==> delta: inputs <==
==> flow/design.v <==
module vedic_mult8_reg (
  input  wire        clk,
  input  wire [7:0]  a,
  input  wire [7:0]  b,
  output reg  [15:0] p
);
  reg  [7:0]  a_q, b_q;
  wire [15:0] prod;
  bit_8_vedic u_mult (.in1(a_q), .in2(b_q), .out(prod));
  always @(posedge clk) begin
    a_q <= a;
    b_q <= b;
    p   <= prod;
  end
endmodule

`timescale 1ns / 1ps
module bit_2_vedic(in1,in2,out);
input [1:0] in1,in2;
output [3:0] out;
wire pp1,pp2,pp3,pp4;
assign pp1=in1[0]&in2[0];
assign pp2=in1[1]&in2[0];
assign pp3=in1[0]&in2[1];
assign pp4=in1[1]&in2[1];
assign out=pp1+{pp2,1'b0}+{pp3,1'b0}+{pp4,2'b00};
endmodule
`timescale 1ns / 1ps
module bit_4_vedic(in1,in2,out);
input [3:0] in1,in2;
output [7:0] out;
wire [3:0] pp1,pp2,pp3,pp4;
bit_2_vedic b1(in1[1:0],in2[1:0],pp1);
bit_2_vedic b2(in1[1:0],in2[3:2],pp2);
bit_2_vedic b3(in1[3:2],in2[1:0],pp3);
bit_2_vedic b4(in1[3:2],in2[3:2],pp4);
assign out=pp1+{pp2,2'b00}+{pp3,2'b00}+{pp4,4'b0000};
endmodule
`timescale 1ns / 1ps
module bit_8_vedic(in1,in2,out);
input [7:0] in1,in2;
output [15:0] out;
wire [7:0] pp1,pp2,pp3,pp4;
bit_4_vedic a1(in1[3:0],in2[3:0],pp1);
bit_4_vedic a2(in1[3:0],in2[7:4],pp2);
bit_4_vedic a3(in1[7:4],in2[3:0],pp3);
bit_4_vedic a4(in1[7:4],in2[7:4],pp4);
assign out=pp1+{pp2,4'b0000}+{pp3,4'b0000}+{pp4,8'b00000000};
endmodule
==> flow/run.sh <==
#!/bin/bash
# the make line also repeats each setting of config.mk as NAME=value (left out here)
make -C /OpenROAD-flow-scripts/flow DESIGN_CONFIG=/design/flow/config.mk WORK_HOME=/design/flow/orfs CLKGATE_MAP_FILE= finish
==> flow/config.mk <==
export PLATFORM = sky130hd
export DESIGN_NAME = vedic_mult8_reg
export DESIGN_NICKNAME = vedic_mult8_reg
export VERILOG_FILES = /design/flow/design.v
export SDC_FILE = /design/flow/constraint.sdc
export NUM_CORES = 4
export LEC_CHECK = 0
export ABC_AREA = 1
export CAP_MARGIN = 20
export CELL_PAD_IN_SITES_GLOBAL_PLACEMENT = 0
export CORE_ASPECT_RATIO = 0.5
export CORE_MARGIN = 2
export CORE_UTILIZATION = 40
export CTS_CLUSTER_DIAMETER = 310
export CTS_CLUSTER_SIZE = 87
export HOLD_SLACK_MARGIN = 0.3
export PLACE_DENSITY_LB_ADDON = 0.01
export SETUP_SLACK_MARGIN = -0.5
export SLEW_MARGIN = 20
export TNS_END_PERCENT = 5
==> flow/constraint.sdc <==
create_clock -name core_clock -period 5.1 [get_ports {clk}]
set_input_delay 1.0200 -clock core_clock [delete_from_list [all_inputs] [get_ports {clk}]]
set_output_delay 1.0200 -clock core_clock [all_outputs]
set_load 0.01 [all_outputs]
==> yarrow (differences from delta) <==
==> flow/config.mk (replaced) <==
export PLATFORM = sky130hd
export DESIGN_NAME = vedic_mult8_reg
export DESIGN_NICKNAME = vedic_mult8_reg
export VERILOG_FILES = /design/flow/design.v
export SDC_FILE = /design/flow/constraint.sdc
export NUM_CORES = 4
export LEC_CHECK = 0
export ABC_AREA = 0
export CAP_MARGIN = 20
export CORE_MARGIN = 9
export CORE_UTILIZATION = 40
export CTS_CLUSTER_DIAMETER = 347
export GPL_ROUTABILITY_DRIVEN = 0
export GPL_TIMING_DRIVEN = 1
export HOLD_SLACK_MARGIN = -0.03
export MIN_ROUTING_LAYER = met2
export SLEW_MARGIN = 20
==> sierra (differences from delta) <==
==> flow/config.mk (replaced) <==
export PLATFORM = sky130hd
export DESIGN_NAME = vedic_mult8_reg
export DESIGN_NICKNAME = vedic_mult8_reg
export VERILOG_FILES = /design/flow/design.v
export SDC_FILE = /design/flow/constraint.sdc
export NUM_CORES = 4
export LEC_CHECK = 0
export ABC_AREA = 1
export CAP_MARGIN = 35
export CORE_MARGIN = 2
export CORE_UTILIZATION = 72
export CTS_CLUSTER_DIAMETER = 221
export CTS_CLUSTER_SIZE = 14
export SETUP_SLACK_MARGIN = -0.32
export SLEW_MARGIN = 20
==> flow/constraint.sdc (replaced) <==
create_clock -name core_clock -period 4.4 [get_ports {clk}]
set_input_delay 0.8800 -clock core_clock [delete_from_list [all_inputs] [get_ports {clk}]]
set_output_delay 0.8800 -clock core_clock [all_outputs]
set_load 0.01 [all_outputs]
==> notes <==
Of delta and yarrow, yarrow has the higher worst hold slack (gap 0.035 ns). Of yarrow and delta, yarrow has the higher worst setup slack (gap 0.054 ns). Against delta, the combinational power of yarrow is larger by 29%. In flip-flop count, yarrow and delta do not differ. Maximum frequency: yarrow is larger than delta (1.1%). delta completed with no timing, DRC or antenna violations. sierra did not get past global routing (5_1_grt) (DPL-0033). yarrow completed with no timing, DRC or antenna violations. Of delta and yarrow, yarrow has the higher clock skew (gap 0.017 ns). Against delta, the die area of yarrow is larger by 24%. Against delta, the utilization of yarrow is higher by 4.7 points. In count of clock-buffer cells in the layout, delta and yarrow do not differ. In delta the first-iteration DRC count is lower than in yarrow, by 80%.
==> figures <==
DP Wirelength: sierra 6.27 mm; yarrow 5.45 mm; delta 5.73 mm
Status: sierra aborted with a tool error; yarrow no timing/DRC/antenna violations; delta no timing/DRC/antenna violations
Stage where the flow stopped: sierra global routing (5_1_grt); yarrow -; delta -
Share of the core filled with cells: sierra -; yarrow 0.544; delta 0.496
Type of the worst setup path: sierra -; yarrow reg -> reg; delta reg -> reg
Proportion of power drawn by flip-flops and latches: sierra -; yarrow 0.198; delta 0.229
Share of the final layout cell area in sequential cells: sierra -; yarrow 0.153; delta 0.158
Final weighted congestion in routability-driven placement: sierra 0.957; yarrow -; delta 0.758
Leakage: sierra -; yarrow 0.00217 µW; delta 0.00258 µW
OpenROAD warning count: sierra -; yarrow 26; delta 26
Final Cycle Share: sierra -; yarrow 0.970; delta 0.981
Comb/total area: sierra -; yarrow 0.609; delta 0.549
Cell count after placement: sierra 564; yarrow 503; delta 597
Non-clk buf share: sierra -; yarrow 0.116; delta 0.0956
R2r worst-path depth: sierra -; yarrow 24; delta 31
CP Launch Point: sierra -; yarrow b_q[1]; delta b_q[0]
Cts repair resizes: sierra 46; yarrow 1; delta 0
Switching portion of total power: sierra -; yarrow 0.384; delta 0.397
Largest voltage drop on the vdd net: sierra -; yarrow 0.194 mV; delta 0.212 mV
Core Box Area: sierra 4660 µm²; yarrow 7810 µm²; delta 8170 µm²
Gate Area: sierra -; yarrow 2580 µm²; delta 2230 µm²
# Taps: sierra -; yarrow 102; delta 112
No activity file was given, so power comes from the tool's default toggle rates.
